## design/flow/run.sh

```bash
#!/bin/bash
# the make line also repeats each setting of config.mk as NAME=value (left out here)
make -C /OpenROAD-flow-scripts/flow DESIGN_CONFIG=/design/flow/config.mk WORK_HOME=/design/flow/orfs CLKGATE_MAP_FILE= finish
```

## design/flow/config.mk

```make
export PLATFORM = sky130hd
export DESIGN_NAME = cpu_8bit
export DESIGN_NICKNAME = cpu_8bit
export VERILOG_FILES = /design/flow/design.v
export SDC_FILE = /design/flow/constraint.sdc
export NUM_CORES = 4
export LEC_CHECK = 0
export CAP_MARGIN = 20
export CORE_MARGIN = 2
export CORE_UTILIZATION = 40
export SETUP_SLACK_MARGIN = 0.84
export SLEW_MARGIN = 20
```

## design/flow/constraint.sdc

```tcl
create_clock -name core_clock -period 3.24 [get_ports {clk}]
set_input_delay 0.6480 -clock core_clock [delete_from_list [all_inputs] [get_ports {clk}]]
set_output_delay 0.6480 -clock core_clock [all_outputs]
set_load 0.01 [all_outputs]
```

## design/flow/design.v

```verilog
module control_unit (
    input wire clk,
    input wire reset,
    input wire [3:0] opcode,
    input wire zero_flag,
    input wire carry_flag,
    output reg pc_inc,
    output reg pc_load,
    output reg ir_load,
    output reg acc_load,
    output reg mar_load,
    output reg mdr_load,
    output reg addr_sel,
    output reg mem_write
);
    localparam [2:0] 
        FETCH     = 3'b000,
        DECODE    = 3'b001,
        EXECUTE   = 3'b010,
        MEM_READ  = 3'b011,
        MEM_WRITE = 3'b100;
    reg [2:0] current_state, next_state;
    always @(posedge clk or posedge reset) begin
        if (reset)
            current_state <= FETCH;
        else
            current_state <= next_state;
    end
    always @(*) begin
        next_state = current_state;  
        case (current_state)
            FETCH: next_state = DECODE;
            DECODE: next_state = EXECUTE;
            EXECUTE: begin
                case (opcode)
                    4'b0001, 4'b0010, 4'b0011: next_state = MEM_READ;  
                    4'b0100: next_state = MEM_READ;   
                    4'b0101: next_state = MEM_WRITE;  
                    4'b1001: next_state = FETCH;      
                    4'b1010: next_state = FETCH;      
                    4'b1011: next_state = FETCH;      
                    default: next_state = FETCH;
                endcase
            end
            MEM_READ: next_state = FETCH;
            MEM_WRITE: next_state = FETCH;
            default: next_state = FETCH;
        endcase
    end
always @(*) begin
    pc_inc = 1'b0;
    pc_load = 1'b0;
    ir_load = 1'b0;
    acc_load = 1'b0;
    mar_load = 1'b0;
    mdr_load = 1'b0;
    addr_sel = 1'b0;
    mem_write = 1'b0;
    case (current_state)
        FETCH: begin
            pc_inc = 1'b1;
            ir_load = 1'b1;
        end
        DECODE: begin
            mar_load = 1'b1;
        end
        EXECUTE: begin
            case (opcode)
                4'b0101: begin   
                    mdr_load = 1'b1;
                end
                4'b0110: begin   
                    acc_load = 1'b1;
                end
                4'b0111: begin   
                    acc_load = 1'b1;
                end
                4'b1000: begin   
                    acc_load = 1'b1;
                end
                4'b1001: begin   
                    pc_load = 1'b1;
                end
                4'b1010: begin   
                    pc_load = zero_flag;
                end
                4'b1011: begin   
                    pc_load = carry_flag;
                end
                default: begin   
                end
            endcase
        end
        MEM_READ: begin   
            addr_sel = 1'b1;
            acc_load = 1'b1;
        end
        MEM_WRITE: begin
            addr_sel = 1'b1;
            mem_write = 1'b1;
        end
    endcase
end
endmodule
module datapath (
    input wire clk,
    input wire reset,
    input wire [7:0] data_in,
    input wire pc_inc,
    input wire pc_load,
    input wire ir_load,
    input wire acc_load,
    input wire mar_load,
    input wire mdr_load,
    input wire addr_sel,
    output reg [7:0] instruction,
    output reg [3:0] opcode,
    output reg [3:0] operand,
    output reg [7:0] alu_result,
    output reg zero_flag,
    output reg carry_flag,
    output reg [7:0] data_out,
    output reg [7:0] address
);
    reg [7:0] pc;         
    reg [7:0] acc;        
    reg [7:0] mar;        
    reg [7:0] mdr;        
    reg       carry;      
    reg [8:0] alu_temp;   
    always @(posedge clk or posedge reset) begin
        if (reset)
            instruction <= 8'b0;
        else if (ir_load)
            instruction <= data_in;
    end
    always @(*) begin
        opcode = instruction[7:4];
        operand = instruction[3:0];
    end
    always @(posedge clk or posedge reset) begin
        if (reset)
            pc <= 8'b0;
        else if (pc_load)
            pc <= {4'b0, operand};   
        else if (pc_inc)
            pc <= pc + 1;            
    end
    always @(posedge clk or posedge reset) begin
        if (reset) begin
            acc <= 8'b0;
            carry <= 1'b0;
        end else if (acc_load) begin
            acc <= alu_result;
            carry <= alu_temp[8];
        end
    end
    always @(posedge clk or posedge reset) begin
        if (reset)
            mar <= 8'b0;
        else if (mar_load)
            mar <= {4'b0, operand};  
    end
    always @(posedge clk or posedge reset) begin
        if (reset)
            mdr <= 8'b0;
        else if (mdr_load)
            mdr <= acc;  
    end
    always @(*) begin
        alu_temp = 9'b0;
        case (opcode)
            4'b0001: alu_temp = {1'b0, acc} + {1'b0, data_in};  
            4'b0010: alu_temp = {1'b0, acc} - {1'b0, data_in};  
            4'b0011: alu_temp = acc & data_in;                  
            4'b0100: alu_temp = data_in;                        
            4'b0110: alu_temp = ~{1'b0, acc};                   
            4'b0111: alu_temp = {acc, 1'b0};                    
            4'b1000: alu_temp = {1'b0, acc[7:1]};               
            default: alu_temp = {1'b0, acc};
        endcase
        alu_result = alu_temp[7:0];
        carry_flag = carry;
        zero_flag = (acc == 8'b0);
    end
    always @(*) begin
        data_out = mdr;
        address = (addr_sel) ? mar : pc;
    end
endmodule
module cpu_8bit (
    input wire clk,
    input wire reset,
    input wire [7:0] data_in,
    output wire [7:0] data_out,
    output wire [7:0] address,
    output wire mem_write
);
    wire [7:0] instruction;
    wire [3:0] opcode;
    wire [3:0] operand;
    wire [7:0] alu_result;
    wire zero_flag;
    wire carry_flag;
    wire pc_inc;
    wire pc_load;
    wire ir_load;
    wire acc_load;
    wire mar_load;
    wire mdr_load;
    wire addr_sel;
    control_unit ctrl (
        .clk(clk),
        .reset(reset),
        .opcode(opcode),
        .zero_flag(zero_flag),
        .carry_flag(carry_flag),
        .pc_inc(pc_inc),
        .pc_load(pc_load),
        .ir_load(ir_load),
        .acc_load(acc_load),
        .mar_load(mar_load),
        .mdr_load(mdr_load),
        .addr_sel(addr_sel),
        .mem_write(mem_write)
    );
    datapath dp (
        .clk(clk),
        .reset(reset),
        .data_in(data_in),
        .pc_inc(pc_inc),
        .pc_load(pc_load),
        .ir_load(ir_load),
        .acc_load(acc_load),
        .mar_load(mar_load),
        .mdr_load(mdr_load),
        .addr_sel(addr_sel),
        .instruction(instruction),
        .opcode(opcode),
        .operand(operand),
        .alu_result(alu_result),
        .zero_flag(zero_flag),
        .carry_flag(carry_flag),
        .data_out(data_out),
        .address(address)
    );
endmodule
```

==> results of run 1 <==
## cell type report
class,count,area (sq um)
clock buffer,6,82.58
clock inverter,2,38.79
fill,645,3064
inverter,13,51.30
multi-input combinational,232,1921
sequential,40,1007
tap,96,120.1
timing repair buffer,73,584.3
## timing repair
| action | in CTS | in global routing |
|---|---|---|
| endpoints found under the setup margin | 16 | 17 |
| setup buffers | 17 | 16 |
| gates resized | 50 | 49 |
| pin swaps | 18 | 30 |
## per-stage QoR
step | power (mW) | setup slack, ns | utilization, % | hold WS, ns
after global placement | 2.905 | 0.01656 | 47.80 | 0.4818
final | 3.834 | 0.7711 | 55.39 | 0.5029
after CTS | 3.510 | 0.7218 | 52.02 | 0.5044
after floorplan | 2.397 | 0.8418 | - | 0.4609
after detailed placement | 2.921 | 0.08689 | 47.80 | 0.4865
after global routing | 4.091 | 0.6482 | 55.39 | 0.5290
## metal layers
metal | vias to the layer above | global-route usage [%]
met3 | 17 | 3.358
met4 | 0 | 4.408
met2 | 73 | 34.86
met5 | - | 0
met1 | 1243 | 30.39
li1 | 1214 | -
==> results.json, run 1 <==
{
  "outcome": "no timing/DRC/antenna violations",
  "clock_sinks": 40,
  "fmax_mhz": 405.0,
  "grt_pass1_vias": 2434,
  "cts_hold_buf": 0,
  "cts_inserted_buffers": 5,
  "power_frac_comb_pct": 63.4,
  "crit_start": "ctrl.current_state[1]",
  "rr_worst_depth": 11,
  "worst_ir_drop_vdd_mv": 0.5196,
  "totalWireLength_microns": 8216,
  "ys_async_sr_fraction_pct": 100.0,
  "die-area_sq_mm": 0.007839,
  "drt_iter0_markers": 232,
  "grt_max_degree": 41,
  "critical-path-top-delay-family": "buffers and inverters",
  "gp_congestion": 0.9314,
  "antenna_cells": 0,
  "rows": 30,
  "ys_sh_adder_pct": 5.514,
  "placed_area_sq_mm": 0.003283,
  "startpoint_type": "register",
  "top_cell_area_share_pct": 35.01,
  "ys_seq_share_pct": 35.01,
  "seqPwrFrac_pct": 25.0,
  "root_buffer": "clkbuf_8",
  "p_clk_share_pct": 11.7,
  "top_cells_by_area": "dfrtp_1 35%, mux2_2 8.7%, ha_1 4.8%",
  "postRouteAntennaNets": 0,
  "syn_avg_cell_area_sq_um": 9.562,
  "fin_tns_setup_ns": 0,
  "viasPerCell": 5.513,
  "compound_area_share_pct": 17.64,
  "syn-num-nets": 321,
  "synthXorXnorAreaFrac_pct": 5.821,
  "hold_viol": 0,
  "yosysUniqueCellTypes": 58,
  "whs_path_depth": 2,
  "hold_start": "dp.mdr[0]",
  "layout_min_cycle_time_ns": 2.469,
  "nets": 387,
  "yosysTopAreaCell": "dfrtp_1",
  "mux_share_pct": 10.07,
  "pg_comb_mw": 2.43,
  "p_sw_mw": 1.695,
  "vias": 2547,
  "cp.required_ns": 2.59,
  "cp_cell_sequence": "nor3b_4 > a21oi_2 > buf_4 > buf_4 > buf_4 > mux2_2 > buf_6",
  "cp_slowest_cell": "dfrtp_2",
  "seq_cell_power_uw": 957,
  "p_leak_nw": 1.663,
  "timing.setup.critical_path_class": "register to output port",
  "max_slew_margin_pct": 53.31,
  "hp-class": "register to register",
  "skew_ns": 0.007813,
  "critical_path.most_common_cell": "buf_4",
  "ys_cells": 299,
  "synth-edff-count": 0,
  "cp-end-kind": "output port",
  "worst_skew_pair.late_latency_ns": 0.30,
  "grt_overflow": 0,
  "initCoreUtil_pct": 41.62,
  "yosysWarnings": 2,
  "met1_length_microns": 3679,
  "met2_length_microns": 3982,
  "cts-htree-levels": 2,
  "drcViolationCount": 0,
  "r2r_setup_slack_ns": 0.79,
  "worstSetupEndpoint": "address[0]",
  "rsz0062_at_grt": "yes",
  "slew_violations": 0,
  "crit_fanout": 3,
  "setup_viol": 0,
  "cp.arrival_ns": 1.82,
  "maxCapViolCount": 0,
  "finalInstanceArea_sq_mm": 0.003805,
  "port_buffers": 26,
  "top_layer_used": "met4",
  "clock_path_buffers": 2,
  "p_int_mw": 2.138,
  "post-synth-top-count-cell": "dfrtp_1",
  "p_sw_share_pct": 44.22,
  "reg2reg_to": "dp.acc[5]",
  "drt-pass1-iter-count": 5,
  "yosys-stat-area_sq_mm": 0.002859,
  "dp_hpwl_microns": 5361,
  "ff_type": "dfrtp_1",
  "top_cells_by_count": "40 x dfrtp_1, 24 x nand2_1, 22 x a21oi_1, 22 x mux2_2, 21 x nor2_1",
  "rr_startpoint": "dp.instruction[4]",
  "p_clk_uw": 447,
  "path_buffers": 4,
  "tightest_slew_ns": 0.7003,
  "track_usage_pct": 21.42,
  "fin_crit_sh_pct": 76.20,
  "wl_per_cell_microns": 17.78,
  "core_sq_mm": 0.006869,
  "tritoncts": "yes",
  "numSynthFlops": 40,
  "clk_pin_slew_ns": 0.09,
  "die_x_microns": 88.54,
  "worstSetupPathDepth": 7,
  "flow.area_growth_from_synthesis_pct": 33.09,
  "cellPowerDensity_mw_per_mm2": 1008,
  "dp.cells": 421,
  "synth_area_sq_mm": 0.002859,
  "hold_path_end": "dp.mdr[0]",
  "instances_no_fill": 462,
  "grt_pass1_wl_microns": 12830,
  "maxPowerGroup": "combinational logic",
  "cpPeakStageDelay_ns": 0.43,
  "io_pins": 27,
  "chipHeight_microns": 88.54,
  "antenna_found_initial": 0,
  "syn_inst": 299,
  "logic_family": "simple AND/OR/NAND/NOR gates",
  "simple_gate_area_share_pct": 20.92,
  "met3_length_microns": 406,
  "warnings": 29
}
==> inputs of run 2 (changes only) <==
- ABC_AREA: default -> 1
- CAP_MARGIN: 20 -> 0
- CORE_UTILIZATION: 40 -> 72
- PLACE_DENSITY: default -> 0.65
- SETUP_SLACK_MARGIN: 0.84 -> default
- clock period: 3.24 -> 2.2 ns (I/O delays scaled with it)
==> run 2 against run 1 <==
Against the previous run: the run now fails in 4_1_cts; synthesized cell count rose by 33%; synthesized area decreased by 3.0%; die area shrank 44%.
==> results.json, run 2 <==
{
  "outcome": "aborted with a tool error",
  "failed_stage": "4_1_cts",
  "stop_error": "[ERROR DPL-0033] detailed placement checks failed during check placement.",
  "io_pins": 27,
  "yosys-stat-area_sq_mm": 0.002774,
  "chipHeight_microns": 66.07,
  "simple_gate_area_share_pct": 35.05,
  "post-synth-top-count-cell": "nand2_1",
  "synth-edff-count": 0,
  "placed_area_sq_mm": 0.003308,
  "dp.cells": 498,
  "pre_cts_ws_ns": -0.7350,
  "compound_area_share_pct": 10.55,
  "mux_share_pct": 1.218,
  "logic_family": "simple AND/OR/NAND/NOR gates",
  "synth_area_sq_mm": 0.002774,
  "ys_async_sr_fraction_pct": 100.0,
  "ys_sh_adder_pct": 5.683,
  "top_cells_by_count": "112 x nand2_1, 50 x inv_1, 43 x nor2_1",
  "ys_cells": 397,
  "synthXorXnorAreaFrac_pct": 2.842,
  "syn_inst": 397,
  "ff_type": "dfrtp_1",
  "core_sq_mm": 0.003689,
  "die_x_microns": 66.07,
  "syn-num-nets": 419,
  "initCoreUtil_pct": 75.20,
  "syn_avg_cell_area_sq_um": 6.987,
  "port_buffers": 26,
  "top_cells_by_area": "dfrtp_1 36%, nand2_1 15%, nand3_1 7.0%",
  "yosysTopAreaCell": "dfrtp_1",
  "die-area_sq_mm": 0.004365,
  "gp_congestion": 0.9864,
  "rows": 22,
  "numSynthFlops": 40,
  "top_cell_area_share_pct": 36.08,
  "yosysUniqueCellTypes": 34,
  "yosysWarnings": 2,
  "ys_seq_share_pct": 36.08,
  "dp_hpwl_microns": 5368
}
[run 2: through the flow]
step / power [mW] / util, % / TNS (ns)
floorplan: 3.218 / - / 0
global placement: 4.141 / 89.69 / -3.427
detailed placement: 4.265 / 89.69 / -4.012
==> inputs of run 3 (changes only) <==
- CAP_MARGIN: 0 -> 20
- CORE_ASPECT_RATIO: default -> 1.35
- CTS_CLUSTER_DIAMETER: default -> 172
- CTS_CLUSTER_SIZE: default -> 99
- PLACE_DENSITY: 0.65 -> default
- PLACE_DENSITY_LB_ADDON: default -> 0.14
- SETUP_SLACK_MARGIN: default -> 0.87
- TNS_END_PERCENT: default -> 10
- clock period: 2.2 -> 2.95 ns (I/O delays scaled with it)
==> run 3 against run 2 <==
Against the previous run: the run now finishes clean; die area is 0.13% higher; synthesized area stayed put; synthesized cell count stayed put.
==> results.json, run 3 <==
{
  "hold_viol": 0,
  "ys_sh_adder_pct": 5.683,
  "syn_avg_cell_area_sq_um": 6.987,
  "p_clk_share_pct": 9.3,
  "seqPwrFrac_pct": 25.8,
  "met2_usage_pct": 71.48,
  "ys_seq_share_pct": 36.08,
  "cp.required_ns": 3.15,
  "worstSetupEndpoint": "dp.carry",
  "hold_start": "dp.mdr[3]",
  "drt-pass1-iter-count": 22,
  "outcome": "no timing/DRC/antenna violations",
  "warnings": 30,
  "rows": 26,
  "grt_pass1_vias": 2833,
  "top_cells_by_area": "dfrtp_1 36%, nand2_1 15%, nand3_1 7.0%",
  "clk_pin_slew_ns": 0.09,
  "synth_area_sq_mm": 0.002774,
  "cp_slowest_cell": "dlygate4sd2_1",
  "rsz0062_at_grt": "yes",
  "seq_cell_power_mw": 1.10,
  "worst_skew_pair.late_latency_ns": 0.31,
  "post-synth-top-count-cell": "nand2_1",
  "tritoncts": "yes",
  "worstSetupPathDepth": 16,
  "yosys-stat-area_sq_mm": 0.002774,
  "port_buffers": 26,
  "clock_sinks": 40,
  "p_int_mw": 1.987,
  "grt_use_met1_pct": 44.78,
  "max_slew_margin_pct": 49.07,
  "cts_hold_buf": 0,
  "busiest_layer": "met2",
  "yosysUniqueCellTypes": 34,
  "ff_type": "dfrtp_1",
  "startpoint_type": "primary input",
  "postRouteAntennaNets": 0,
  "yosysTopAreaCell": "dfrtp_1",
  "p_sw_share_pct": 53.56,
  "synthXorXnorAreaFrac_pct": 2.842,
  "power_mw": 4.279,
  "maxPowerGroup": "combinational logic",
  "flow.area_growth_from_synthesis_pct": 28.37,
  "antenna_cells": 0,
  "logic_family": "simple AND/OR/NAND/NOR gates",
  "nets": 472,
  "power_frac_comb_pct": 64.9,
  "ys_async_sr_fraction_pct": 100.0,
  "slew_violations": 0,
  "finalInstanceArea_sq_mm": 0.003561,
  "cp.arrival_ns": 2.76,
  "compound_area_share_pct": 10.55,
  "critical-path-top-delay-family": "simple AND/OR/NAND/NOR gates",
  "pg_comb_mw": 2.78,
  "wl_per_cell_microns": 23.78,
  "logic_area_sq_mm": 0.001750,
  "drt_iter0_markers": 673,
  "clock_path_buffers": 2,
  "root_buffer": "clkbuf_8",
  "mux_share_pct": 1.218,
  "rr_startpoint": "dp.instruction[7]",
  "tightest_slew_ns": 0.7621,
  "initCoreUtil_pct": 74.15,
  "core_sq_mm": 0.003741,
  "top_cell_area_share_pct": 36.08,
  "p_leak_nw": 1.871,
  "register_area_sq_mm": 0.001006,
  "numSynthFlops": 40,
  "die_x_microns": 57.42,
  "whs_path_depth": 2,
  "simple_gate_area_share_pct": 35.05,
  "hp-class": "register to register",
  "totalWireLength_microns": 11730,
  "placed_area_sq_mm": 0.003228,
  "cp-end-kind": "register",
  "vias": 3569,
  "skew_ns": 0.008644,
  "fin_crit_sh_pct": 86.86,
  "cts_inserted_buffers": 5,
  "crit_start": "data_in[5]",
  "io_pins": 27,
  "layout_min_cycle_time_ns": 2.562,
  "timing.setup.critical_path_class": "primary input to register",
  "cpPeakStageDelay_ns": 0.38,
  "hold_path_end": "dp.mdr[3]",
  "p_sw_mw": 2.292,
  "gp_congestion": 0.9251,
  "critical_path.most_common_cell": "nand2_2",
  "worst_ir_drop_vdd_mv": 1.031,
  "path_buffers": 3,
  "chipHeight_microns": 76.12,
  "die-area_sq_mm": 0.004371,
  "p_clk_uw": 399,
  "cellPowerDensity_mw_per_mm2": 1202,
  "fill_cells": 108,
  "synth-edff-count": 0,
  "yosysWarnings": 2,
  "dp_hpwl_microns": 5678,
  "rr_worst_depth": 15,
  "fmax_mhz": 390.3,
  "r2r_setup_slack_ns": 0.47,
  "reg2reg_to": "dp.carry",
  "grt_pass1_wl_microns": 13530,
  "holdWs_ns": 0.5092,
  "grt_overflow": 0,
  "ys_cells": 397,
  "grt_max_degree": 41,
  "antenna_found_initial": 0,
  "maxCapViolCount": 0,
  "syn-num-nets": 419,
  "cts-htree-levels": 2,
  "met3_usage_pct": 5.942,
  "track_usage_pct": 40.52,
  "fin_tns_setup_ns": 0,
  "viasPerCell": 7.239,
  "syn_inst": 397,
  "cp_cell_sequence": "dlygate4sd2_1 > inv_1 > nand3_1 > nand2_2 > xor2_1 > inv_1 > ha_4 > nand2_2 > nor2_2 > nand3_2 > nand2_1 > nand2_2 > nand3_2 > nand2_2 > nand2_2 > nand2_1",
  "drcViolationCount": 0,
  "crit_fanout": 4,
  "top_cells_by_count": "112 x nand2_1, 50 x inv_1, 43 x nor2_1",
  "setup_viol": 0
}
==> run 3: per-layer routing <==
metal,wire length (microns),part of all wire (%)
met5,0,0
met4,1493,13
met3,1519,13
met2,5211,44
met1,3501,30
==> run 3: metrics by stage <==
step / setup slack, ns / utilization [%] / std cells
floorplan: 0.8059 / - / 397
finish: 0.3877 / 95.18 / 493
global placement: -0.06267 / 86.29 / 466
detailed placement: -0.1011 / 86.29 / 466
CTS: 0.5994 / 91.17 / 484
global route: 0.1980 / 95.18 / 493
==> run 3: cell type report <==
cell class,count,share of cell area (%)
multi-input cells,296,49.16
flip-flops and latches,40,28.25
repair buffers,49,11.60
inverters,57,6.817
clock buffers,6,2.319
well taps,42,1.476
clock inverters,2,0.2811
repair inverters,1,0.1054
==> run 3: timing repair <==
item,CTS,global route
resized,31,37
gates cloned,1,0
endpoints found under the setup margin,17,19
pin swaps,6,20
buffers inserted,9,9
==> inputs of run 4 (changes only) <==
- CORE_ASPECT_RATIO: 1.35 -> default
- CTS_CLUSTER_DIAMETER: 172 -> 129
- CTS_CLUSTER_SIZE: 99 -> 16
- GPL_TIMING_DRIVEN: default -> 1
- MIN_ROUTING_LAYER: default -> met1
- PLACE_DENSITY_LB_ADDON: 0.14 -> default
- SETUP_SLACK_MARGIN: 0.87 -> -0.15
- TNS_END_PERCENT: 10 -> default
- clock period: 2.95 -> 2.18 ns (I/O delays scaled with it)
==> run 4 against run 3 <==
Against the previous run: the run now fails in 5_1_grt; die area down 0.13%; synthesized area unchanged; synthesized cell count is the same.
==> results.json, run 4 <==
{
  "outcome": "aborted with a tool error",
  "failed_stage": "5_1_grt",
  "stop_error": "[ERROR DPL-0038] Utilization greater than 100%, impossible to legalize",
  "top_cells_by_count": "112 x nand2_1, 50 x inv_1, 43 x nor2_1",
  "synthXorXnorAreaFrac_pct": 2.842,
  "cts-htree-levels": 2,
  "clock_sinks": 40,
  "yosysTopAreaCell": "dfrtp_1",
  "cts_hold_buf": 0,
  "syn_inst": 397,
  "post-synth-top-count-cell": "nand2_1",
  "simple_gate_area_share_pct": 35.05,
  "core_sq_mm": 0.003689,
  "rows": 22,
  "ys_cells": 397,
  "root_buffer": "clkbuf_8",
  "mux_share_pct": 1.218,
  "yosysUniqueCellTypes": 34,
  "cts_inserted_buffers": 5,
  "ys_seq_share_pct": 36.08,
  "yosysWarnings": 2,
  "ys_sh_adder_pct": 5.683,
  "die_x_microns": 66.07,
  "syn_avg_cell_area_sq_um": 6.987,
  "dp_hpwl_microns": 5269,
  "top_cell_area_share_pct": 36.08,
  "syn-num-nets": 419,
  "numSynthFlops": 40,
  "initCoreUtil_pct": 75.20,
  "die-area_sq_mm": 0.004365,
  "synth-edff-count": 0,
  "chipHeight_microns": 66.07,
  "logic_family": "simple AND/OR/NAND/NOR gates",
  "synth_area_sq_mm": 0.002774,
  "gp_congestion": 0.9864,
  "yosys-stat-area_sq_mm": 0.002774,
  "top_cells_by_area": "dfrtp_1 36%, nand2_1 15%, nand3_1 7.0%",
  "pre_cts_ws_ns": -0.6895,
  "clock_path_buffers": 2,
  "ys_async_sr_fraction_pct": 100.0,
  "io_pins": 27,
  "compound_area_share_pct": 10.55,
  "port_buffers": 26,
  "ff_type": "dfrtp_1"
}
-- run 4: through the flow --
| stage | cells | cell area (sq um) | hold WS (ns) |
|---|---|---|---|
| CTS | 508 | 3471 | 0.4943 |
| global placement | 498 | 3308 | 0.4649 |
| floorplan | 397 | 2774 | 0.4534 |
| detailed placement | 498 | 3308 | 0.4718 |
-- run 4: repair_timing --
action                                  4_1_cts
pin swaps                                     3
endpoints found under the setup margin       14
buffers inserted                              2
resized                                      19
==> inputs of run 5 (changes only) <==
- CORE_UTILIZATION: 72 -> 61
- CTS_CLUSTER_DIAMETER: 129 -> 322
- CTS_CLUSTER_SIZE: 16 -> 98
- GPL_TIMING_DRIVEN: 1 -> default
- MIN_ROUTING_LAYER: met1 -> default
- SETUP_SLACK_MARGIN: -0.15 -> default
- clock period: 2.18 -> 3.13 ns (I/O delays scaled with it)
==> run 5 against run 4 <==
Against the previous run: now clean on timing, DRC and antenna; synthesized area unchanged; synthesized cell count unchanged; die area up 17%.
==> results.json, run 5 <==
{
  "outcome": "no timing/DRC/antenna violations",
  "die-area_sq_mm": 0.005103,
  "drcViolationCount": 0,
  "synth_area_sq_mm": 0.002774,
  "yosys-stat-area_sq_mm": 0.002774,
  "post_cts_resized": 0,
  "root_buffer": "clkbuf_8",
  "p_clk_share_pct": 10.9,
  "ys_async_sr_fraction_pct": 100.0,
  "max_slew_margin_pct": 53.65,
  "reg2reg_to": "dp.carry",
  "holdWs_ns": 0.4856,
  "initCoreUtil_pct": 63.71,
  "cellPowerDensity_mw_per_mm2": 997.2,
  "hold_path_end": "dp.mdr[7]",
  "skew_ns": 0.01693,
  "slew_violations": 0,
  "vias": 2683,
  "syn_inst": 397,
  "totalWireLength_microns": 6809,
  "fmax_mhz": 355.2,
  "top_cell_area_share_pct": 36.08,
  "seq_cell_power_uw": 977,
  "clk_pin_slew_ns": 0.09,
  "fin_tns_setup_ns": 0,
  "top_cells_by_count": "112 x nand2_1, 50 x inv_1, 43 x nor2_1",
  "r2r_setup_slack_ns": 0.58,
  "pre_cts_ws_ns": 0.07964,
  "yosysTopAreaCell": "dfrtp_1",
  "startpoint_type": "primary input",
  "postRouteAntennaNets": 0,
  "cts_inserted_buffers": 5,
  "met2_length_microns": 3008,
  "cp.arrival_ns": 3.01,
  "crit_start": "data_in[1]",
  "ys_seq_share_pct": 36.08,
  "gp_congestion": 0.9459,
  "ys_sh_adder_pct": 5.683,
  "pg_comb_mw": 1.85,
  "critical-path-top-delay-family": "simple AND/OR/NAND/NOR gates",
  "hold_viol": 0,
  "drt-pass1-iter-count": 5,
  "dp_hpwl_microns": 5093,
  "simple_gate_area_share_pct": 35.05,
  "syn_avg_cell_area_sq_um": 6.987,
  "tritoncts": "yes",
  "ys_cells": 397,
  "compound_area_share_pct": 10.55,
  "core_sq_mm": 0.004354,
  "maxCapViolCount": 0,
  "p_sw_share_pct": 49.06,
  "drt_iter0_markers": 263,
  "cpPeakStageDelay_ns": 0.43,
  "cts-htree-levels": 2,
  "cts_hold_buf": 0,
  "rsz0062_at_grt": "no",
  "whs_path_depth": 2,
  "synthXorXnorAreaFrac_pct": 2.842,
  "chipHeight_microns": 71.44,
  "mux_share_pct": 1.218,
  "timing.setup.critical_path_class": "primary input to register",
  "port_buffers": 26,
  "path_buffers": 3,
  "p_clk_uw": 345,
  "yosysWarnings": 2,
  "ff_type": "dfrtp_1",
  "seqPwrFrac_pct": 30.8,
  "grt_max_degree": 41,
  "yosysUniqueCellTypes": 34,
  "power_frac_comb_pct": 58.4,
  "grt_pass1_wl_microns": 11340,
  "cp.required_ns": 3.33,
  "p_sw_mw": 1.558,
  "viasPerCell": 5.578,
  "post-cts-setup-buffers": 0,
  "antenna_cells": 0,
  "hold_start": "dp.mdr[7]",
  "syn-num-nets": 419,
  "post-synth-top-count-cell": "nand2_1",
  "p_int_mw": 1.617,
  "utilization_pct": 73.13,
  "maxPowerGroup": "combinational logic",
  "p_leak_nw": 1.659,
  "die_x_microns": 71.44,
  "logic_family": "simple AND/OR/NAND/NOR gates",
  "hp-class": "register to register",
  "track_usage_pct": 28.18,
  "cp_slowest_cell": "clkdlybuf4s50_1",
  "clock_path_buffers": 2,
  "setup_viol": 0,
  "worst_slack_ns": 0.3150,
  "numSynthFlops": 40,
  "flow.area_growth_from_synthesis_pct": 14.79,
  "rows": 24,
  "warnings": 29,
  "cp_cell_sequence": "clkdlybuf4s50_1 > inv_1 > ha_1 > nand2_1 > o31ai_1 > xor2_1 > inv_1 > ha_1 > nand2_1 > nor2_1 > nand3_1 > nand2_1 > nand2_1 > nand3_1 > nand2_1 > nand2_1 > nand2_1",
  "worst_ir_drop_vdd_mv": 0.5993,
  "top_layer_used": "met4",
  "worstSetupEndpoint": "dp.carry",
  "critical_path.most_common_cell": "nand2_1",
  "tightest_slew_ns": 0.6935,
  "grt_pass1_vias": 2440,
  "layout_min_cycle_time_ns": 2.815,
  "worst_skew_pair.late_latency_ns": 0.30,
  "top_cells_by_area": "dfrtp_1 36%, nand2_1 15%, nand3_1 7.0%",
  "rr_startpoint": "dp.instruction[6]",
  "worstSetupPathDepth": 17,
  "nets": 451,
  "io_pins": 27,
  "antenna_found_initial": 0,
  "crit_fanout": 5,
  "cp-end-kind": "register",
  "fin_crit_sh_pct": 89.94,
  "wl_per_cell_microns": 14.16,
  "met3_length_microns": 427,
  "grt_overflow": 0,
  "synth-edff-count": 0,
  "clock_sinks": 40,
  "met1_length_microns": 3306,
  "rr_worst_depth": 16
}
[run 5: layer usage]
metal / up-vias / GRT usage, %
met4: 0 / 6.499
met5: - / 0
met1: 1238 / 42.01
li1: 1342 / -
met2: 94 / 43.52
met3: 9 / 4.360
[run 5: final cells by class]
class                      instances  area (sq um)
clock buffer                       5         68.82
clock inverter                     2         12.51
fill                             380          1170
inverter                          57         219.0
multi-input combinational        296          1535
sequential                        40          1001
tap                               52         65.06
timing repair buffer              29         282.8
[run 5: metrics by stage]
stage	cells	total power [mW]	area, sq um
3_3_place_gp	474	2.769	3103
4_1_cts	481	3.156	3184
5_1_grt	481	3.466	3184
3_5_place_dp	474	2.806	3103
6_report	481	3.175	3184
2_1_floorplan	397	2.262	2774
==> inputs of run 6 (changes only) <==
- CORE_UTILIZATION: 61 -> 72
- CTS_CLUSTER_DIAMETER: 322 -> 129
- CTS_CLUSTER_SIZE: 98 -> 16
- GPL_TIMING_DRIVEN: default -> 1
- MIN_ROUTING_LAYER: default -> met1
- PLACE_DENSITY: default -> 0.65
- SETUP_SLACK_MARGIN: default -> -0.18
- clock period: 3.13 -> 2.36 ns (I/O delays scaled with it)
==> run 6 against run 5 <==
Against the previous run: the flow now stops in 5_1_grt; synthesized cell count did not move; die area fell by 14%; synthesized area did not move.
==> results.json, run 6 <==
{
  "outcome": "aborted with a tool error",
  "failed_stage": "5_1_grt",
  "stop_error": "[ERROR DPL-0038] Utilization greater than 100%, impossible to legalize",
  "top_cells_by_area": "dfrtp_1 36%, nand2_1 15%, nand3_1 7.0%",
  "syn-num-nets": 419,
  "chipHeight_microns": 66.07,
  "cts-htree-levels": 2,
  "synth-edff-count": 0,
  "logic_family": "simple AND/OR/NAND/NOR gates",
  "top_cell_area_share_pct": 36.08,
  "io_pins": 27,
  "die_x_microns": 66.07,
  "clock_sinks": 40,
  "numSynthFlops": 40,
  "die-area_sq_mm": 0.004365,
  "mux_share_pct": 1.218,
  "ys_sh_adder_pct": 5.683,
  "ff_type": "dfrtp_1",
  "compound_area_share_pct": 10.55,
  "synth_area_sq_mm": 0.002774,
  "gp_congestion": 0.9430,
  "syn_inst": 397,
  "initCoreUtil_pct": 75.20,
  "yosysWarnings": 2,
  "ys_async_sr_fraction_pct": 100.0,
  "simple_gate_area_share_pct": 35.05,
  "dp_hpwl_microns": 5770,
  "yosysTopAreaCell": "dfrtp_1",
  "core_sq_mm": 0.003689,
  "clock_path_buffers": 2,
  "yosysUniqueCellTypes": 34,
  "placed_area_sq_mm": 0.003271,
  "rows": 22,
  "cts_inserted_buffers": 5,
  "cts_hold_buf": 0,
  "port_buffers": 26,
  "root_buffer": "clkbuf_8",
  "post-synth-top-count-cell": "nand2_1",
  "ys_seq_share_pct": 36.08,
  "yosys-stat-area_sq_mm": 0.002774,
  "synthXorXnorAreaFrac_pct": 2.842,
  "syn_avg_cell_area_sq_um": 6.987,
  "top_cells_by_count": "112 x nand2_1, 50 x inv_1, 43 x nor2_1",
  "ys_cells": 397,
  "pre_cts_ws_ns": -0.7157
}
## run 6: through the flow
stage,std cells,total power [mW]
after CTS,503,4.848
after detailed placement,493,3.960
after global placement,493,3.794
after floorplan,397,3.000
## run 6: repair_timing
item,in CTS
pin swaps,8
buffers inserted,2
endpoints found under the setup margin,6
resized,25
==> inputs of run 7 (changes only) <==
- CORE_ASPECT_RATIO: default -> 0.5
- CORE_MARGIN: 2 -> 7
- CORE_UTILIZATION: 72 -> 34
- CTS_CLUSTER_DIAMETER: 129 -> 373
- CTS_CLUSTER_SIZE: 16 -> 98
- PLACE_DENSITY: 0.65 -> default
- PLACE_DENSITY_LB_ADDON: default -> 0.02
- SETUP_SLACK_MARGIN: -0.18 -> -0.25
- TNS_END_PERCENT: default -> 45
- clock period: 2.36 -> 2.49 ns (I/O delays scaled with it)
==> run 7 against run 6 <==
Against the previous run: now fails the layout checks on negative setup slack; synthesized area stayed put; synthesized cell count stayed put; die area went up to 2.5 times the previous value.
==> results.json, run 7 <==
{
  "clk_pin_slew_ns": 0.06,
  "dp.cells": 562,
  "gp_congestion": 0.8296,
  "ys_sh_adder_pct": 5.683,
  "maxCapViolCount": 0,
  "cp_cell_sequence": "clkdlybuf4s50_1 > inv_2 > ha_1 > nand2_1 > o31ai_2 > xor2_1 > inv_1 > ha_4 > nand2_1 > nor2_1 > nand3_1 > nand2_1 > nand2_1 > nand3_1 > nand2_1 > nand2_1 > nand2_1",
  "r2r_setup_slack_ns": 0.14,
  "p_sw_mw": 2.050,
  "die-area_sq_mm": 0.01104,
  "crit_start": "data_in[1]",
  "postRouteAntennaNets": 0,
  "chipHeight_microns": 77.87,
  "path_buffers": 3,
  "syn-num-nets": 419,
  "worst_skew_pair.late_latency_ns": 0.28,
  "mux_share_pct": 1.218,
  "core_sq_mm": 0.007943,
  "seq_cell_power_mw": 1.20,
  "fin_crit_sh_pct": 102.8,
  "hold_path_end": "dp.mdr[3]",
  "maxPowerGroup": "combinational logic",
  "p_clk_uw": 778,
  "wl_per_cell_microns": 13.74,
  "layout_min_cycle_time_ns": 2.559,
  "worstSetupPathDepth": 17,
  "worst_ir_drop_vdd_mv": 0.4960,
  "tightest_slew_ns": 0.5409,
  "fin_tns_setup_ns": -0.1140,
  "tritoncts": "yes",
  "clock_sinks": 40,
  "seqPwrFrac_pct": 26.0,
  "syn_avg_cell_area_sq_um": 6.987,
  "grt_pass1_wl_microns": 13070,
  "ys_seq_share_pct": 36.08,
  "ys_async_sr_fraction_pct": 100.0,
  "cp_slowest_cell": "clkdlybuf4s50_1",
  "antenna_cells": 0,
  "p_sw_share_pct": 44.64,
  "cts_inserted_buffers": 5,
  "worst_slack_ns": -0.06883,
  "top_cells_by_area": "dfrtp_1 36%, nand2_1 15%, nand3_1 7.0%",
  "max_slew_margin_pct": 63.94,
  "startpoint_type": "primary input",
  "cp.required_ns": 2.67,
  "totalWireLength_microns": 7834,
  "nets": 479,
  "violatedChecks": "negative setup slack",
  "outcome": "complete, but fails checks",
  "initCoreUtil_pct": 34.92,
  "rr_worst_depth": 13,
  "rr_startpoint": "dp.instruction[6]",
  "syn_inst": 397,
  "worstSetupEndpoint": "dp.carry",
  "hp-class": "register to register",
  "pg_comb_mw": 2.62,
  "yosysUniqueCellTypes": 34,
  "p_leak_nw": 1.853,
  "drcViolationCount": 0,
  "root_buffer": "clkbuf_16",
  "instances_no_fill": 570,
  "grt_max_degree": 41,
  "track_usage_pct": 14.55,
  "fmax_mhz": 390.8,
  "timing.setup.critical_path_class": "primary input to register",
  "hold_start": "dp.mdr[3]",
  "hold_viol": 0,
  "slew_violations": 0,
  "grt_pass1_vias": 2591,
  "cts-htree-levels": 2,
  "antenna_found_initial": 0,
  "drt-pass1-iter-count": 4,
  "synth-edff-count": 0,
  "power_frac_comb_pct": 57.0,
  "compound_area_share_pct": 10.55,
  "critical_path.most_common_cell": "nand2_1",
  "io_pins": 27,
  "cellPowerDensity_mw_per_mm2": 1273,
  "yosys-stat-area_sq_mm": 0.002774,
  "grt_overflow": 0,
  "setup_viol": 2,
  "holdWs_ns": 0.4841,
  "drt_iter0_markers": 210,
  "p_int_mw": 2.542,
  "flow.area_growth_from_synthesis_pct": 30.09,
  "logic_area_sq_mm": 0.001575,
  "post-synth-top-count-cell": "nand2_1",
  "numSynthFlops": 40,
  "crit_fanout": 5,
  "yosysWarnings": 2,
  "ff_type": "dfrtp_1",
  "clock_path_buffers": 2,
  "yosysTopAreaCell": "dfrtp_1",
  "power_mw": 4.593,
  "cp-end-kind": "register",
  "synthXorXnorAreaFrac_pct": 2.842,
  "fill_cells": 851,
  "rows": 23,
  "p_clk_share_pct": 16.9,
  "logic_family": "simple AND/OR/NAND/NOR gates",
  "critical-path-top-delay-family": "simple AND/OR/NAND/NOR gates",
  "cp.arrival_ns": 2.74,
  "port_buffers": 26,
  "simple_gate_area_share_pct": 35.05,
  "viasPerCell": 4.732,
  "top_cells_by_count": "112 x nand2_1, 50 x inv_1, 43 x nor2_1",
  "vias": 2697,
  "skew_ns": 0.004194,
  "die_x_microns": 141.7,
  "warnings": 27,
  "whs_path_depth": 2,
  "synth_area_sq_mm": 0.002774,
  "reg2reg_to": "dp.acc[6]",
  "cpPeakStageDelay_ns": 0.45,
  "ys_cells": 397,
  "dp_hpwl_microns": 6209,
  "register_area_sq_mm": 0.001001,
  "top_cell_area_share_pct": 36.08
}
==> run 7: repair_timing <==
item | CTS | global route
hold buffers | 0 | 0
resized | 0 | 10
setup endpoints to repair | 0 | 4
buffers inserted | 0 | 0
==> run 7: cell type report <==
type,count,area share [%]
clock inverters,2,1.075
well taps,112,3.883
clock buffers,6,3.849
multi-input cells,296,43.65
inverters,57,6.068
repair buffers,57,13.73
flip-flops and latches,40,27.74
==> run 7: metrics by stage <==
| stage | worst slack [ns] | cell area [sq um] | utilization [%] |
|---|---|---|---|
| after floorplan | 0.2399 | 2774 | - |
| after global routing | -0.2401 | 3608 | 45.43 |
| after CTS | -0.1543 | 3566 | 44.90 |
| final | -0.06883 | 3608 | 45.43 |
| after detailed placement | -0.4452 | 3388 | 42.66 |
| after global placement | -0.4020 | 3388 | 42.66 |
==> run 7: routing by layer <==
layer | share of wire [%] | vias up | GRT usage [%]
li1 | - | 1397 | -
met2 | 43 | 51 | 23.00
met5 | 0 | - | 0
met3 | 4.5 | 7 | 3.488
met4 | 0.80 | 0 | 2.714
met1 | 52 | 1242 | 20.14
==> inputs of run 8 (changes only) <==
- CORE_ASPECT_RATIO: 0.5 -> 1.35
- CORE_MARGIN: 7 -> 2
- CORE_UTILIZATION: 34 -> 67
- CTS_CLUSTER_DIAMETER: 373 -> 172
- CTS_CLUSTER_SIZE: 98 -> 99
- GPL_TIMING_DRIVEN: 1 -> default
- MIN_ROUTING_LAYER: met1 -> default
- PLACE_DENSITY: default -> 0.37
- PLACE_DENSITY_LB_ADDON: 0.02 -> default
- SETUP_SLACK_MARGIN: -0.25 -> 0.2
- TNS_END_PERCENT: 45 -> 10
- clock period: 2.49 -> 1.8 ns (I/O delays scaled with it)
==> run 8 against run 7 <==
Against the previous run: synthesized cell count did not move; the run now fails in 5_1_grt; synthesized area did not move; die area is 58% lower.
==> results.json, run 8 <==
{
  "ys_seq_share_pct": 36.08,
  "gp_congestion": 0.9221,
  "failed_stage": "5_1_grt",
  "syn-num-nets": 419,
  "die-area_sq_mm": 0.004677,
  "cts-htree-levels": 2,
  "ys_sh_adder_pct": 5.683,
  "dp_hpwl_microns": 5706,
  "synthXorXnorAreaFrac_pct": 2.842,
  "yosysWarnings": 2,
  "yosysTopAreaCell": "dfrtp_1",
  "stop_error": "[ERROR DPL-0038] Utilization greater than 100%, impossible to legalize",
  "ff_type": "dfrtp_1",
  "syn_inst": 397,
  "logic_family": "simple AND/OR/NAND/NOR gates",
  "synth-edff-count": 0,
  "top_cells_by_area": "dfrtp_1 36%, nand2_1 15%, nand3_1 7.0%",
  "initCoreUtil_pct": 69.00,
  "numSynthFlops": 40,
  "outcome": "aborted with a tool error",
  "top_cells_by_count": "112 x nand2_1, 50 x inv_1, 43 x nor2_1",
  "clock_sinks": 40,
  "mux_share_pct": 1.218,
  "top_cell_area_share_pct": 36.08,
  "root_buffer": "clkbuf_8",
  "yosys-stat-area_sq_mm": 0.002774,
  "chipHeight_microns": 78.76,
  "simple_gate_area_share_pct": 35.05,
  "die_x_microns": 59.38,
  "core_sq_mm": 0.004020,
  "cts_hold_buf": 0,
  "ys_cells": 397,
  "io_pins": 27,
  "dp.cells": 503,
  "syn_avg_cell_area_sq_um": 6.987,
  "placed_area_sq_mm": 0.003412,
  "yosysUniqueCellTypes": 34,
  "clock_path_buffers": 2,
  "rows": 27,
  "synth_area_sq_mm": 0.002774,
  "ys_async_sr_fraction_pct": 100.0,
  "port_buffers": 26,
  "post-synth-top-count-cell": "nand2_1",
  "compound_area_share_pct": 10.55,
  "cts_inserted_buffers": 5
}
-- run 8: repair_timing --
item | in CTS
buffers inserted | 18
resized | 69
pin swaps | 21
setup endpoints to repair | 22
cloned | 1
-- run 8: per-stage QoR --
stage / hold slack, ns / setup slack (ns)
after floorplan: 0.4534 / -0.2585
after global placement: 0.4656 / -0.8076
after detailed placement: 0.4721 / -0.8699
after CTS: 0.4927 / -0.3550
==> inputs of run 9 (changes only) <==
- ABC_AREA: 1 -> default
- CORE_ASPECT_RATIO: 1.35 -> default
- CORE_UTILIZATION: 67 -> 68
- CTS_CLUSTER_DIAMETER: 172 -> 29
- CTS_CLUSTER_SIZE: 99 -> default
- PLACE_DENSITY: 0.37 -> default
- SETUP_SLACK_MARGIN: 0.2 -> 0.42
- TNS_END_PERCENT: 10 -> default
- clock period: 1.8 -> 2.7 ns (I/O delays scaled with it)
==> run 9 against run 8 <==
Against the previous run: the run again fails in 5_1_grt; die area up 1.3%; synthesized area up 3.1%; synthesized cell count down 25%.
==> results.json, run 9 <==
{
  "clock_path_buffers": 2,
  "pre_cts_ws_ns": -0.2384,
  "ys_cells": 299,
  "top_cells_by_count": "40 x dfrtp_1, 24 x nand2_1, 22 x a21oi_1, 22 x mux2_2, 21 x nor2_1",
  "yosysUniqueCellTypes": 58,
  "synthXorXnorAreaFrac_pct": 5.821,
  "initCoreUtil_pct": 70.96,
  "rows": 23,
  "post-synth-top-count-cell": "dfrtp_1",
  "chipHeight_microns": 68.84,
  "cts_inserted_buffers": 5,
  "placed_area_sq_mm": 0.003349,
  "stop_error": "[ERROR GRT-0232] Routing congestion too high. Check the congestion heatmap in the GUI.",
  "gp_congestion": 0.9202,
  "synth-edff-count": 0,
  "root_buffer": "clkbuf_8",
  "cts-htree-levels": 2,
  "die_x_microns": 68.84,
  "syn-num-nets": 321,
  "clock_sinks": 40,
  "ys_sh_adder_pct": 5.514,
  "logic_family": "simple AND/OR/NAND/NOR gates",
  "grt_overflow": 79,
  "port_buffers": 26,
  "mux_share_pct": 10.07,
  "numSynthFlops": 40,
  "yosysTopAreaCell": "dfrtp_1",
  "dp_hpwl_microns": 5199,
  "top_cell_area_share_pct": 35.01,
  "track_usage_pct": 74.96,
  "io_pins": 27,
  "syn_avg_cell_area_sq_um": 9.562,
  "syn_inst": 299,
  "compound_area_share_pct": 17.64,
  "ys_seq_share_pct": 35.01,
  "yosysWarnings": 2,
  "ys_async_sr_fraction_pct": 100.0,
  "yosys-stat-area_sq_mm": 0.002859,
  "top_cells_by_area": "dfrtp_1 35%, mux2_2 8.7%, ha_1 4.8%",
  "ff_type": "dfrtp_1",
  "outcome": "aborted with a tool error",
  "failed_stage": "5_1_grt",
  "die-area_sq_mm": 0.004739,
  "simple_gate_area_share_pct": 20.92,
  "core_sq_mm": 0.004029,
  "synth_area_sq_mm": 0.002859
}
-- run 9: through the flow --
stage	util, %	setup TNS, ns	instances
4_1_cts	93.32	0	422
2_1_floorplan	-	0	299
3_5_place_dp	83.14	-1.253	389
3_3_place_gp	83.14	-0.7889	389
-- run 9: metal layers --
layer	overflow	GRT usage [%]
met1	1	73.73
met2	39	94.59
met3	2	52.44
met4	37	84.31
met5	0	11.25
-- run 9: repair_timing --
item | 4_1_cts
endpoints found under the setup margin | 16
buffers inserted | 25
cloned | 0
pin swaps | 24
hold buffers | 0
gates resized | 54
==> inputs of run 10 (changes only) <==
- ABC_AREA: default -> 1
- CORE_UTILIZATION: 68 -> 72
- CTS_CLUSTER_DIAMETER: 29 -> default
- PLACE_DENSITY: default -> 0.35
- SETUP_SLACK_MARGIN: 0.42 -> -0.18
- clock period: 2.7 -> 2.13 ns (I/O delays scaled with it)
==> run 10 against run 9 <==
Against the previous run: the flow again stops in 5_1_grt; synthesized area is 3.0% lower; synthesized cell count rose by 33%; die area shrank 7.9%.
==> results.json, run 10 <==
{
  "failed_stage": "5_1_grt",
  "ys_seq_share_pct": 36.08,
  "rows": 22,
  "io_pins": 27,
  "synthXorXnorAreaFrac_pct": 2.842,
  "die_x_microns": 66.07,
  "gp_congestion": 0.9858,
  "port_buffers": 26,
  "dp_hpwl_microns": 5869,
  "cts-htree-levels": 2,
  "root_buffer": "clkbuf_8",
  "die-area_sq_mm": 0.004365,
  "yosysUniqueCellTypes": 34,
  "syn_inst": 397,
  "top_cell_area_share_pct": 36.08,
  "ys_cells": 397,
  "yosysTopAreaCell": "dfrtp_1",
  "numSynthFlops": 40,
  "ff_type": "dfrtp_1",
  "core_sq_mm": 0.003689,
  "cts_inserted_buffers": 5,
  "top_cells_by_area": "dfrtp_1 36%, nand2_1 15%, nand3_1 7.0%",
  "syn-num-nets": 419,
  "pre_cts_ws_ns": -0.7779,
  "post-synth-top-count-cell": "nand2_1",
  "ys_sh_adder_pct": 5.683,
  "synth_area_sq_mm": 0.002774,
  "logic_family": "simple AND/OR/NAND/NOR gates",
  "compound_area_share_pct": 10.55,
  "clock_path_buffers": 2,
  "synth-edff-count": 0,
  "top_cells_by_count": "112 x nand2_1, 50 x inv_1, 43 x nor2_1",
  "yosys-stat-area_sq_mm": 0.002774,
  "initCoreUtil_pct": 75.20,
  "syn_avg_cell_area_sq_um": 6.987,
  "clock_sinks": 40,
  "simple_gate_area_share_pct": 35.05,
  "mux_share_pct": 1.218,
  "chipHeight_microns": 66.07,
  "stop_error": "[ERROR DPL-0038] Utilization greater than 100%, impossible to legalize",
  "outcome": "aborted with a tool error",
  "yosysWarnings": 2,
  "ys_async_sr_fraction_pct": 100.0
}
run 10: what timing repair did:
item,4_1_cts
pin swaps,6
resized,27
setup buffers,3
hold buffers,0
endpoints found under the setup margin,16
run 10: metrics by stage:
step | util [%] | cell area [sq um] | cells | total power, mW
2_1_floorplan | - | 2774 | 397 | 3.324
3_5_place_dp | 90.10 | 3323 | 500 | 4.446
4_1_cts | 95.59 | 3526 | 511 | 5.457
3_3_place_gp | 90.10 | 3323 | 500 | 4.277
==> inputs of run 11 (changes only) <==
- ABC_AREA: 1 -> 0
- CAP_MARGIN: 20 -> 10
- CELL_PAD_IN_SITES_DETAIL_PLACEMENT: default -> 2
- CELL_PAD_IN_SITES_GLOBAL_PLACEMENT: default -> 3
- CORE_ASPECT_RATIO: default -> 0.67
- CORE_MARGIN: 2 -> 4
- CORE_UTILIZATION: 72 -> 70
- CTS_CLUSTER_DIAMETER: default -> 325
- CTS_CLUSTER_SIZE: default -> 73
- GPL_TIMING_DRIVEN: default -> 0
- MAX_ROUTING_LAYER: default -> met4
- MIN_ROUTING_LAYER: default -> met2
- PLACE_DENSITY: 0.35 -> default
- SETUP_SLACK_MARGIN: -0.18 -> -0.36
- SLEW_MARGIN: 20 -> 25
- clock period: 2.13 -> 4.0 ns (I/O delays scaled with it)
==> run 11 against run 10 <==
Against the previous run: the run fails in 3_1_place_gp_skip_io; synthesized cell count is 25% lower; synthesized area is 3.1% higher; die area is 19% higher.
==> results.json, run 11 <==
{
  "stop_error": "[ERROR GPL-0301] Utilization 148.980 % exceeds 100%.",
  "failed_stage": "3_1_place_gp_skip_io",
  "outcome": "aborted with a tool error",
  "ys_sh_adder_pct": 5.514,
  "yosysTopAreaCell": "dfrtp_1",
  "ff_type": "dfrtp_1",
  "top_cell_area_share_pct": 35.01,
  "chipHeight_microns": 60.31,
  "synthXorXnorAreaFrac_pct": 5.821,
  "initCoreUtil_pct": 75.12,
  "die_x_microns": 86.08,
  "top_cells_by_area": "dfrtp_1 35%, mux2_2 8.7%, ha_1 4.8%",
  "mux_share_pct": 10.07,
  "syn_avg_cell_area_sq_um": 9.562,
  "synth-edff-count": 0,
  "yosys-stat-area_sq_mm": 0.002859,
  "ys_cells": 299,
  "rows": 18,
  "yosysWarnings": 2,
  "numSynthFlops": 40,
  "synth_area_sq_mm": 0.002859,
  "top_cells_by_count": "40 x dfrtp_1, 24 x nand2_1, 22 x a21oi_1, 22 x mux2_2, 21 x nor2_1",
  "syn_inst": 299,
  "ys_seq_share_pct": 35.01,
  "logic_family": "simple AND/OR/NAND/NOR gates",
  "post-synth-top-count-cell": "dfrtp_1",
  "compound_area_share_pct": 17.64,
  "simple_gate_area_share_pct": 20.92,
  "die-area_sq_mm": 0.005191,
  "ys_async_sr_fraction_pct": 100.0,
  "core_sq_mm": 0.003806,
  "syn-num-nets": 321,
  "yosysUniqueCellTypes": 58
}
==> inputs of run 12 (changes only) <==
- ABC_AREA: 0 -> default
- CAP_MARGIN: 10 -> 30
- CELL_PAD_IN_SITES_DETAIL_PLACEMENT: 2 -> 1
- CORE_ASPECT_RATIO: 0.67 -> 0.69
- CORE_MARGIN: 4 -> 10
- CORE_UTILIZATION: 70 -> 68
- CTS_CLUSTER_DIAMETER: 325 -> 399
- CTS_CLUSTER_SIZE: 73 -> default
- GPL_ROUTABILITY_DRIVEN: default -> 1
- MIN_ROUTING_LAYER: met2 -> default
- SETUP_SLACK_MARGIN: -0.36 -> 1.11
- SLEW_MARGIN: 25 -> 5
- TNS_END_PERCENT: default -> 100
==> run 12 against run 11 <==
Against the previous run: the run again fails in 3_1_place_gp_skip_io; synthesized cell count unchanged; synthesized area did not move; die area rose by 40%.
==> results.json, run 12 <==
{
  "outcome": "aborted with a tool error",
  "failed_stage": "3_1_place_gp_skip_io",
  "stop_error": "[ERROR GPL-0301] Utilization 141.104 % exceeds 100%.",
  "chipHeight_microns": 73.86,
  "initCoreUtil_pct": 71.16,
  "rows": 19,
  "compound_area_share_pct": 17.64,
  "ys_seq_share_pct": 35.01,
  "ys_async_sr_fraction_pct": 100.0,
  "yosysWarnings": 2,
  "mux_share_pct": 10.07,
  "synth-edff-count": 0,
  "yosysUniqueCellTypes": 58,
  "core_sq_mm": 0.004018,
  "die_x_microns": 98.06,
  "logic_family": "simple AND/OR/NAND/NOR gates",
  "post-synth-top-count-cell": "dfrtp_1",
  "top_cell_area_share_pct": 35.01,
  "synth_area_sq_mm": 0.002859,
  "synthXorXnorAreaFrac_pct": 5.821,
  "ys_cells": 299,
  "yosysTopAreaCell": "dfrtp_1",
  "yosys-stat-area_sq_mm": 0.002859,
  "syn-num-nets": 321,
  "syn_avg_cell_area_sq_um": 9.562,
  "numSynthFlops": 40,
  "ys_sh_adder_pct": 5.514,
  "syn_inst": 299,
  "top_cells_by_count": "40 x dfrtp_1, 24 x nand2_1, 22 x a21oi_1, 22 x mux2_2, 21 x nor2_1",
  "top_cells_by_area": "dfrtp_1 35%, mux2_2 8.7%, ha_1 4.8%",
  "simple_gate_area_share_pct": 20.92,
  "ff_type": "dfrtp_1",
  "die-area_sq_mm": 0.007243
}
==> inputs of run 13 (changes only) <==
- ABC_AREA: default -> 1
- CAP_MARGIN: 30 -> 20
- CELL_PAD_IN_SITES_DETAIL_PLACEMENT: 1 -> default
- CELL_PAD_IN_SITES_GLOBAL_PLACEMENT: 3 -> default
- CORE_ASPECT_RATIO: 0.69 -> default
- CORE_MARGIN: 10 -> 2
- CORE_UTILIZATION: 68 -> 72
- CTS_CLUSTER_DIAMETER: 399 -> 199
- CTS_CLUSTER_SIZE: default -> 10
- GPL_ROUTABILITY_DRIVEN: 1 -> default
- GPL_TIMING_DRIVEN: 0 -> default
- MAX_ROUTING_LAYER: met4 -> default
- PLACE_DENSITY_LB_ADDON: default -> 0.14
- SETUP_SLACK_MARGIN: 1.11 -> -0.1
- SLEW_MARGIN: 5 -> 20
- TNS_END_PERCENT: 100 -> 5
- clock period: 4.0 -> 2.5 ns (I/O delays scaled with it)
==> run 13 against run 12 <==
Against the previous run: die area decreased by 40%; synthesized cell count increased by 33%; now fails the layout checks on negative setup slack; synthesized area decreased by 3.0%.
==> results.json, run 13 <==
{
  "yosysUniqueCellTypes": 34,
  "grt_overflow": 0,
  "p_clk_uw": 574,
  "postRouteAntennaNets": 0,
  "hold_path_end": "dp.mdr[2]",
  "setup_viol": 7,
  "initCoreUtil_pct": 75.20,
  "track_usage_pct": 42.74,
  "post_cts_resized": 0,
  "chipHeight_microns": 66.07,
  "worst_slack_ns": -0.2303,
  "mux_share_pct": 1.218,
  "crit_fanout": 5,
  "slew_violations": 0,
  "core_sq_mm": 0.003689,
  "synthXorXnorAreaFrac_pct": 2.842,
  "syn-num-nets": 419,
  "rr_startpoint": "dp.instruction[6]",
  "cpPeakStageDelay_ns": 0.43,
  "max_slew_margin_pct": 67.49,
  "yosysWarnings": 2,
  "compound_area_share_pct": 10.55,
  "p_leak_nw": 1.771,
  "fin_tns_setup_ns": -0.4626,
  "p_clk_share_pct": 12.6,
  "top_cell_area_share_pct": 36.08,
  "power_frac_comb_pct": 60.5,
  "logic_family": "simple AND/OR/NAND/NOR gates",
  "seqPwrFrac_pct": 26.8,
  "die_x_microns": 66.07,
  "simple_gate_area_share_pct": 35.05,
  "startpoint_type": "primary input",
  "fmax_mhz": 366.3,
  "whs_path_depth": 2,
  "p_sw_share_pct": 49.52,
  "die-area_sq_mm": 0.004365,
  "yosysTopAreaCell": "dfrtp_1",
  "ff_type": "dfrtp_1",
  "rows": 22,
  "pg_comb_mw": 2.76,
  "hp-class": "register to register",
  "seq_cell_power_mw": 1.22,
  "ys_cells": 397,
  "hold_start": "dp.mdr[2]",
  "cp-end-kind": "register",
  "path_buffers": 3,
  "warnings": 28,
  "io_pins": 27,
  "worstSetupPathDepth": 17,
  "layout_min_cycle_time_ns": 2.730,
  "cts-htree-levels": 2,
  "critical_path.most_common_cell": "nand2_1",
  "nets": 471,
  "synth_area_sq_mm": 0.002774,
  "ys_sh_adder_pct": 5.683,
  "top_cells_by_area": "dfrtp_1 36%, nand2_1 15%, nand3_1 7.0%",
  "antenna_cells": 0,
  "rsz0062_at_grt": "yes",
  "critical-path-top-delay-family": "simple AND/OR/NAND/NOR gates",
  "worst_skew_pair.late_latency_ns": 0.32,
  "p_int_mw": 2.298,
  "clock_path_buffers": 2,
  "r2r_setup_slack_ns": -0.08,
  "fin_crit_sh_pct": 109.2,
  "cellPowerDensity_mw_per_mm2": 1345,
  "timing.setup.critical_path_class": "primary input to register",
  "pre_cts_ws_ns": -0.3637,
  "syn_inst": 397,
  "cp.required_ns": 2.70,
  "fill_cells": 153,
  "tightest_slew_ns": 0.4877,
  "maxCapViolCount": 0,
  "rr_worst_depth": 11,
  "top_cells_by_count": "112 x nand2_1, 50 x inv_1, 43 x nor2_1",
  "gp_congestion": 0.9650,
  "skew_ns": 0.01833,
  "viasPerCell": 6.297,
  "clk_pin_slew_ns": 0.08,
  "crit_start": "data_in[0]",
  "dp_hpwl_microns": 5712,
  "cts_hold_buf": 0,
  "port_buffers": 26,
  "post-cts-setup-buffers": 0,
  "hold_viol": 0,
  "flow.area_growth_from_synthesis_pct": 22.01,
  "yosys-stat-area_sq_mm": 0.002774,
  "syn_avg_cell_area_sq_um": 6.987,
  "grt_pass1_vias": 2885,
  "post-synth-top-count-cell": "nand2_1",
  "root_buffer": "clkbuf_8",
  "cp_slowest_cell": "clkdlybuf4s50_1",
  "worst_ir_drop_vdd_mv": 0.8804,
  "cp_cell_sequence": "clkdlybuf4s50_1 > inv_1 > ha_1 > nand2_1 > o31ai_1 > xor2_1 > inv_1 > ha_1 > nand2_1 > nor2_1 > nand3_1 > nand2_1 > nand2_1 > nand3_1 > nand2_1 > nand2_1 > nand2_1",
  "tritoncts": "yes",
  "drt-pass1-iter-count": 7,
  "vias": 3136,
  "cp.arrival_ns": 2.93,
  "clock_sinks": 40,
  "drt_iter0_markers": 433,
  "totalWireLength_microns": 8937,
  "ys_seq_share_pct": 36.08,
  "maxPowerGroup": "combinational logic",
  "numSynthFlops": 40,
  "outcome": "complete, but fails checks",
  "p_sw_mw": 2.253,
  "synth-edff-count": 0,
  "wl_per_cell_microns": 17.95,
  "grt_pass1_wl_microns": 13720,
  "worstSetupEndpoint": "dp.carry",
  "ys_async_sr_fraction_pct": 100.0,
  "grt_max_degree": 41,
  "violatedChecks": "negative setup slack",
  "reg2reg_to": "dp.acc[2]",
  "drcViolationCount": 0,
  "antenna_found_initial": 0,
  "cts_inserted_buffers": 5
}
run 13: cell type report:
cell class	count	area, sq um	share of cell area, %
Tap cell	48	60.06	1.774
Clock buffer	5	68.82	2.033
Clock inverter	3	46.29	1.368
Timing Repair Buffer	49	432.9	12.79
Sequential cell	40	1001	29.57
Inverter	57	219.0	6.469
Multi-Input combinational cell	296	1556	45.99
run 13: per-layer routing:
layer | up-vias | global-route usage (%) | wire [microns]
li1 | 1381 | - | -
met1 | 1380 | 53.32 | 3255
met3 | 98 | 8.859 | 991
met5 | - | 0 | 0
met4 | 0 | 25.51 | 685
met2 | 277 | 68.18 | 4006
run 13: stage by stage:
step / hold WS [ns] / instances / power [mW] / instance area [sq um] / util (%)
after floorplan: 0.4534 / 397 / 2.832 / 2774 / -
after global placement: 0.4641 / 490 / 3.561 / 3248 / 88.06
after detailed placement: 0.4738 / 490 / 3.708 / 3248 / 88.06
after CTS: 0.4933 / 498 / 4.359 / 3363 / 91.18
after global routing: 0.5287 / 498 / 4.834 / 3385 / 91.76
final: 0.4917 / 498 / 4.551 / 3385 / 91.76
==> inputs of run 14 (changes only) <==
- CAP_MARGIN: 20 -> 40
- CORE_UTILIZATION: 72 -> 56
- CTS_CLUSTER_DIAMETER: 199 -> 331
- CTS_CLUSTER_SIZE: 10 -> 100
- GPL_TIMING_DRIVEN: default -> 1
- MIN_ROUTING_LAYER: default -> met1
- PLACE_DENSITY_LB_ADDON: 0.14 -> default
- SETUP_SLACK_MARGIN: -0.1 -> -0.25
- clock period: 2.5 -> 2.49 ns (I/O delays scaled with it)
==> run 14 against run 13 <==
Against the previous run: still fails the layout checks on negative setup slack; register-to-register slack better by 0.19 ns; first-iteration DRC count is 48% lower; utilization is 19 points lower; clock power is 2% lower; routed wire length is 21% lower; setup slack better by 0.12 ns; clock skew is 0.011 ns lower; worst hold slack worse by 0.0020 ns; design area is 1.5% higher; via count is 13% lower; global-route usage is 15 points lower; flip-flop count stayed put; critical path type unchanged; largest power group unchanged.
==> results.json, run 14 <==
{
  "ys_seq_share_pct": 36.08,
  "mux_share_pct": 1.218,
  "synthXorXnorAreaFrac_pct": 2.842,
  "yosysUniqueCellTypes": 34,
  "grt_pass1_wl_microns": 11450,
  "grt_pass1_vias": 2475,
  "worstSetupPathDepth": 17,
  "pg_comb_mw": 2.58,
  "grt_overflow": 0,
  "syn_avg_cell_area_sq_um": 6.987,
  "top_cells_by_area": "dfrtp_1 36%, nand2_1 15%, nand3_1 7.0%",
  "ff_type": "dfrtp_1",
  "slew_violations": 0,
  "max_slew_margin_pct": 66.49,
  "worst_slack_ns": -0.1089,
  "instances_no_fill": 520,
  "timing.setup.critical_path_class": "primary input to register",
  "numSynthFlops": 40,
  "cp_cell_sequence": "clkdlybuf4s50_1 > inv_1 > ha_1 > nand2_1 > o31ai_2 > xor2_1 > inv_1 > ha_4 > nand2_1 > nor2_1 > nand3_1 > nand2_1 > nand2_1 > nand3_1 > nand2_1 > nand2_1 > nand2_1",
  "power_frac_comb_pct": 59.4,
  "met1_length_microns": 3449,
  "cellPowerDensity_mw_per_mm2": 1262,
  "logic_family": "simple AND/OR/NAND/NOR gates",
  "crit_start": "data_in[0]",
  "cts-htree-levels": 2,
  "ys_sh_adder_pct": 5.683,
  "cts_inserted_buffers": 5,
  "cp-end-kind": "register",
  "vias": 2738,
  "rr_worst_depth": 13,
  "outcome": "complete, but fails checks",
  "clk_pin_slew_ns": 0.09,
  "synth-edff-count": 0,
  "flow.area_growth_from_synthesis_pct": 23.86,
  "fin_crit_sh_pct": 104.4,
  "cp_slowest_cell": "clkdlybuf4s50_1",
  "critical-path-top-delay-family": "simple AND/OR/NAND/NOR gates",
  "wl_per_cell_microns": 13.50,
  "maxCapViolCount": 0,
  "warnings": 30,
  "yosys-stat-area_sq_mm": 0.002774,
  "cp.required_ns": 2.68,
  "hold_start": "dp.mdr[2]",
  "top_cells_by_count": "112 x nand2_1, 50 x inv_1, 43 x nor2_1",
  "p_clk_uw": 560,
  "clock_sinks": 40,
  "post-synth-top-count-cell": "nand2_1",
  "top_layer_used": "met4",
  "startpoint_type": "primary input",
  "worstSetupEndpoint": "dp.carry",
  "die_x_microns": 74.38,
  "met2_length_microns": 2969,
  "hp-class": "register to register",
  "cpPeakStageDelay_ns": 0.46,
  "power_mw": 4.334,
  "r2r_setup_slack_ns": 0.11,
  "layout_min_cycle_time_ns": 2.599,
  "rows": 25,
  "skew_ns": 0.007106,
  "initCoreUtil_pct": 58.34,
  "rsz0062_at_grt": "yes",
  "path_buffers": 3,
  "tritoncts": "yes",
  "drt_iter0_markers": 226,
  "io_pins": 27,
  "clock_path_buffers": 2,
  "hold_viol": 0,
  "hold_path_end": "dp.mdr[2]",
  "antenna_found_initial": 0,
  "tightest_slew_ns": 0.5027,
  "top_cell_area_share_pct": 36.08,
  "p_sw_mw": 2.021,
  "yosysTopAreaCell": "dfrtp_1",
  "critical_path.most_common_cell": "nand2_1",
  "drcViolationCount": 0,
  "post-cts-setup-buffers": 0,
  "root_buffer": "clkbuf_8",
  "track_usage_pct": 27.31,
  "violatedChecks": "negative setup slack",
  "synth_area_sq_mm": 0.002774,
  "met3_length_microns": 483,
  "p_leak_nw": 1.787,
  "ys_async_sr_fraction_pct": 100.0,
  "yosysWarnings": 2,
  "compound_area_share_pct": 10.55,
  "p_int_mw": 2.314,
  "chipHeight_microns": 74.38,
  "maxPowerGroup": "combinational logic",
  "nets": 474,
  "gp_congestion": 0.9318,
  "dp_hpwl_microns": 5250,
  "die-area_sq_mm": 0.005532,
  "viasPerCell": 5.265,
  "reg2reg_to": "dp.acc[6]",
  "port_buffers": 26,
  "dp.cells": 512,
  "drt-pass1-iter-count": 4,
  "seq_cell_power_mw": 1.20,
  "post_cts_resized": 0,
  "pre_cts_ws_ns": -0.4239,
  "simple_gate_area_share_pct": 35.05,
  "p_clk_share_pct": 12.9,
  "totalWireLength_microns": 7019,
  "fmax_mhz": 384.8,
  "worst_ir_drop_vdd_mv": 0.7386,
  "antenna_cells": 0,
  "p_sw_share_pct": 46.62,
  "crit_fanout": 5,
  "worst_skew_pair.late_latency_ns": 0.30,
  "syn-num-nets": 419,
  "core_sq_mm": 0.004755,
  "cts_hold_buf": 0,
  "rr_startpoint": "dp.instruction[6]",
  "postRouteAntennaNets": 0,
  "grt_max_degree": 41,
  "setup_viol": 2,
  "syn_inst": 397,
  "cp.arrival_ns": 2.79,
  "whs_path_depth": 2,
  "seqPwrFrac_pct": 27.7,
  "ys_cells": 397
}
run 14: cell type report:
cell class | instances | area (sq um)
Clock buffer | 5 | 68.82
Clock inverter | 3 | 46.29
Fill cell | 416 | 1319
Inverter | 57 | 219.0
Multi-Input combinational cell | 296 | 1562
Sequential cell | 40 | 1001
Tap cell | 67 | 83.83
Timing Repair Buffer | 52 | 455.4
run 14: metal layers:
metal	vias to the layer above	track usage (%)
met5	-	0
met2	103	41.79
met3	12	4.065
met4	0	7.540
met1	1233	40.43
li1	1390	-
run 14: through the flow:
| step | cell area (sq um) | hold WS (ns) | TNS (ns) | util [%] |
|---|---|---|---|---|
| floorplan | 2774 | 0.4534 | 0 | - |
| finish | 3436 | 0.4897 | -0.1579 | 72.26 |
| global placement | 3294 | 0.4650 | -2.253 | 69.29 |
| global route | 3436 | 0.5196 | -1.377 | 72.26 |
| CTS | 3410 | 0.4930 | -0.6813 | 71.71 |
| detailed placement | 3294 | 0.4725 | -2.644 | 69.29 |
No activity file was given, so power comes from the tool's default toggle rates.
